==> build 43 <==
==> flow/design.v (excerpt) <==
module pcs_10g_top #(
    parameter INIT_IDLE_DISPATCH = 1   
) (
    input  wire        clk,            
    input  wire        rst_n,          
    input  wire [63:0] xgmii_txd,      
    input  wire [7:0]  xgmii_txc,      
    output wire [63:0] xgmii_rxd,      
    output wire [7:0]  xgmii_rxc,      
    output wire [15:0] gth_txdata,     
    output wire [1:0]  gth_txheader,   
    output wire        gth_txdata_valid,
    input  wire [15:0] gth_rxdata,     
    input  wire [1:0]  gth_rxheader,   
    input  wire        gth_rxdata_valid,
    input  wire        gth_rxheader_valid,
    output wire        gth_txsequence_done,  
    input  wire        gth_rxgearboxslip,    
    output wire        block_lock,     
    output wire        hi_ber,         
    output wire        pcs_status,     
    output wire        rx_link_up,     
    output wire        tx_encode_err,  
    output wire        rx_decode_err,  
    output wire [15:0] ber_count,      
    output wire [7:0]  errored_blocks, 
    input  wire        status_read,    
    output wire        pcs_status_ll   
);
Settings: LEC_CHECK=0, ABC_AREA=1, CAP_MARGIN=20, CORE_MARGIN=2, CORE_UTILIZATION=72, CTS_CLUSTER_SIZE=100, SLEW_MARGIN=20; clock period 6.04 ns.
run.sh (not shown) runs the stock make flow with config.mk's settings and CLKGATE_MAP_FILE=.
==> trial 58: changes against build 43 <==
--- a/flow/config.mk
+++ b/flow/config.mk
@@ -8,6 +8,12 @@
 export ABC_AREA = 1
-export CAP_MARGIN = 20
+export CAP_MARGIN = 30
+export CORE_ASPECT_RATIO = 1.38
 export CORE_MARGIN = 2
-export CORE_UTILIZATION = 72
-export CTS_CLUSTER_SIZE = 100
-export SLEW_MARGIN = 20
+export CORE_UTILIZATION = 21
+export CTS_CLUSTER_DIAMETER = 37
+export GPL_ROUTABILITY_DRIVEN = 0
+export GPL_TIMING_DRIVEN = 0
+export HOLD_SLACK_MARGIN = 0.18
+export PLACE_DENSITY_LB_ADDON = 0.1
+export SLEW_MARGIN = 30
+export TNS_END_PERCENT = 50
==> flow/constraint.sdc (replaced) <==
create_clock -name core_clock -period 2.58 [get_ports {clk}]
set_input_delay 0.5160 -clock core_clock [delete_from_list [all_inputs] [get_ports {clk}]]
set_output_delay 0.5160 -clock core_clock [all_outputs]
set_load 0.01 [all_outputs]
==> trial 36: changes against build 43 <==
--- a/flow/config.mk
+++ b/flow/config.mk
@@ -7,7 +7,5 @@
 export LEC_CHECK = 0
-export ABC_AREA = 1
 export CAP_MARGIN = 20
 export CORE_MARGIN = 2
-export CORE_UTILIZATION = 72
-export CTS_CLUSTER_SIZE = 100
+export CORE_UTILIZATION = 40
 export SLEW_MARGIN = 20
==> flow/constraint.sdc (replaced) <==
create_clock -name core_clock -period 5.0 [get_ports {clk}]
set_input_delay 1.0000 -clock core_clock [delete_from_list [all_inputs] [get_ports {clk}]]
set_output_delay 1.0000 -clock core_clock [all_outputs]
set_load 0.01 [all_outputs]
==> results <==
In area after synthesis, build 43 and trial 58 do not differ.
Trial 36 passed the timing, DRC and antenna checks. Trial 58 finished but fails on negative setup slack. Build 43 passed the timing, DRC and antenna checks.
Power: trial 58 is higher than trial 36 (about 150%).
Between trial 36 and trial 58, the lower sequential share of layout area is in trial 58 (gap 6.2 points).
Against trial 36, the cell count of build 43 is larger by about 14%.
Die area: build 43 < trial 36 < trial 58.
==> figures <==
quantity                                              build 43   trial 36                  trial 58
Power Combinational                                    6650 µW    6520 µW                  17100 µW
Grt met3 use                                             18.6%      4.38%                     2.93%
# Post-CTS Setup Buffers                                     0          0                        14
Leak                                                 0.0218 µW  0.0195 µW                 0.0238 µW
H-Tree Level Count                                           3          3                         4
Hold Slack                                            0.482 ns   0.342 ns                  0.244 ns
TritonCTS Buffers                                           76         83                       133
Run status                    no timing/DRC/antenna violations  no timing/DRC/antenna violations  finished with violations
Reasons for failing layout checks                            -          -      negative setup slack
DR iter-0 viols                                           8412       4608                      3702
Period utilization                                       83.5%      80.0%                      103%
Half-perimeter wire length after detailed placement   99000 µm   89700 µm                 163000 µm


==> inputs of 11-06 <==
pcs_10g_top again, from the RTL that the note above started with.
clock: 5.06 ns
lec_check: 0
abc_area: 1
cap_margin: 20
cell_pad_in_sites_global_placement: 2
core_margin: 2
core_utilization: 63
cts_cluster_diameter: 60
cts_cluster_size: 67
gpl_routability_driven: 0
gpl_timing_driven: 0
hold_slack_margin: 0.0
max_routing_layer: met4
min_routing_layer: met2
place_density_lb_addon: 0.02
setup_slack_margin: 0.09
slew_margin: 25
tns_end_percent: 85
==> inputs of 10-22, as changes to 11-06 <==
ABC_AREA = unset   (was 1)
CAP_MARGIN = 10   (was 20)
CELL_PAD_IN_SITES_GLOBAL_PLACEMENT = unset   (was 2)
CORE_UTILIZATION = 67   (was 63)
CTS_CLUSTER_DIAMETER = unset   (was 60)
CTS_CLUSTER_SIZE = 15   (was 67)
GPL_ROUTABILITY_DRIVEN = unset   (was 0)
GPL_TIMING_DRIVEN = unset   (was 0)
HOLD_SLACK_MARGIN = 0.29   (was 0.0)
MAX_ROUTING_LAYER = unset   (was met4)
MIN_ROUTING_LAYER = unset   (was met2)
PLACE_DENSITY_LB_ADDON = unset   (was 0.02)
SETUP_SLACK_MARGIN = -0.21   (was 0.09)
SLEW_MARGIN = 20   (was 25)
TNS_END_PERCENT = unset   (was 85)
==> flow/constraint.sdc (replaced) <==
create_clock -name core_clock -period 2.3 [get_ports {clk}]
set_input_delay 0.4600 -clock core_clock [delete_from_list [all_inputs] [get_ports {clk}]]
set_output_delay 0.4600 -clock core_clock [all_outputs]
set_load 0.01 [all_outputs]
==> inputs of 01-10, as changes to 11-06 <==
CAP_MARGIN = 30   (was 20)
CELL_PAD_IN_SITES_GLOBAL_PLACEMENT = unset   (was 2)
CORE_UTILIZATION = 40   (was 63)
CTS_CLUSTER_DIAMETER = 37   (was 60)
CTS_CLUSTER_SIZE = unset   (was 67)
HOLD_SLACK_MARGIN = 0.18   (was 0.0)
MAX_ROUTING_LAYER = unset   (was met4)
MIN_ROUTING_LAYER = unset   (was met2)
PLACE_DENSITY_LB_ADDON = 0.1   (was 0.02)
SETUP_SLACK_MARGIN = unset   (was 0.09)
SLEW_MARGIN = 30   (was 25)
TNS_END_PERCENT = unset   (was 85)
==> flow/constraint.sdc (replaced) <==
create_clock -name core_clock -period 2.58 [get_ports {clk}]
set_input_delay 0.5160 -clock core_clock [delete_from_list [all_inputs] [get_ports {clk}]]
set_output_delay 0.5160 -clock core_clock [all_outputs]
set_load 0.01 [all_outputs]
==> inputs of 05-18, as changes to 11-06 <==
ABC_AREA = unset   (was 1)
CAP_MARGIN = 10   (was 20)
CELL_PAD_IN_SITES_GLOBAL_PLACEMENT = unset   (was 2)
CORE_UTILIZATION = 72   (was 63)
CTS_CLUSTER_DIAMETER = unset   (was 60)
CTS_CLUSTER_SIZE = 15   (was 67)
GPL_ROUTABILITY_DRIVEN = unset   (was 0)
GPL_TIMING_DRIVEN = unset   (was 0)
HOLD_SLACK_MARGIN = unset   (was 0.0)
MAX_ROUTING_LAYER = unset   (was met4)
MIN_ROUTING_LAYER = unset   (was met2)
PLACE_DENSITY_LB_ADDON = unset   (was 0.02)
SETUP_SLACK_MARGIN = -0.21   (was 0.09)
SLEW_MARGIN = 20   (was 25)
TNS_END_PERCENT = unset   (was 85)
==> flow/constraint.sdc (replaced) <==
create_clock -name core_clock -period 2.3 [get_ports {clk}]
set_input_delay 0.4600 -clock core_clock [delete_from_list [all_inputs] [get_ports {clk}]]
set_output_delay 0.4600 -clock core_clock [all_outputs]
set_load 0.01 [all_outputs]
==> comparison table <==
Result of the run: 10-22 complete, but fails checks; 05-18 aborted with a tool error; 01-10 complete, but fails checks; 11-06 aborted with a tool error
Failing step: 10-22 -; 05-18 global routing (5_1_grt); 01-10 -; 11-06 global placement without I/O (3_1_place_gp_skip_io)
Reasons for failing layout checks: 10-22 negative setup slack; 05-18 -; 01-10 negative setup slack; 11-06 -
Routed length on met2: 10-22 62010 um; 05-18 -; 01-10 70380 um; 11-06 -
Share of synthesized area occupied by flip-flops and latches: 10-22 47.16%; 05-18 47.16%; 01-10 44.12%; 11-06 44.12%
Number of filler instances in the final layout: 10-22 3259; 05-18 -; 01-10 10617; 11-06 -
Share of cell area taken by multi-input logic gates: 10-22 39.90%; 05-18 -; 01-10 40.17%; 11-06 -
Insertion Delay late pin: 10-22 0.66 ns; 05-18 -; 01-10 0.74 ns; 11-06 -
Number of sequential storage elements: 10-22 747; 05-18 -; 01-10 747; 11-06 -
Element type at the critical path end: 10-22 flip-flop; 05-18 -; 01-10 flip-flop; 11-06 -
Synthesized area per cell: 10-22 9.255 sq um; 05-18 9.255 sq um; 01-10 7.540 sq um; 11-06 7.540 sq um
Summed instance area of the synthesized netlist: 10-22 40050 sq um; 05-18 40050 sq um; 01-10 42810 sq um; 11-06 42810 sq um
IO Port Bufs: 10-22 215; 05-18 215; 01-10 201; 11-06 -
Tally of max-capacitance violations: 10-22 0; 05-18 -; 01-10 0; 11-06 -
Non-clock buffer contribution to total cell area: 10-22 13.63%; 05-18 -; 01-10 7.752%; 11-06 -
Number of gates resized after CTS: 10-22 16; 05-18 36; 01-10 72; 11-06 -
Count of different cell masters after synthesis: 10-22 90; 05-18 90; 01-10 75; 11-06 75
Number of nets in the final layout: 10-22 4911; 05-18 -; 01-10 6171; 11-06 -
Biggest consumer: 10-22 sequential cells; 05-18 -; 01-10 clock; 11-06 -
Clock-cell share: 10-22 5.180%; 05-18 -; 01-10 8.896%; 11-06 -
Worst path slowest cell: 10-22 sky130_fd_sc_hd__nor4bb_1; 05-18 -; 01-10 sky130_fd_sc_hd__clkdlybuf4s50_1; 11-06 -
Vias per inst: 10-22 6.885; 05-18 -; 01-10 5.716; 11-06 -
No activity file was given, so power comes from the tool's default toggle rates.
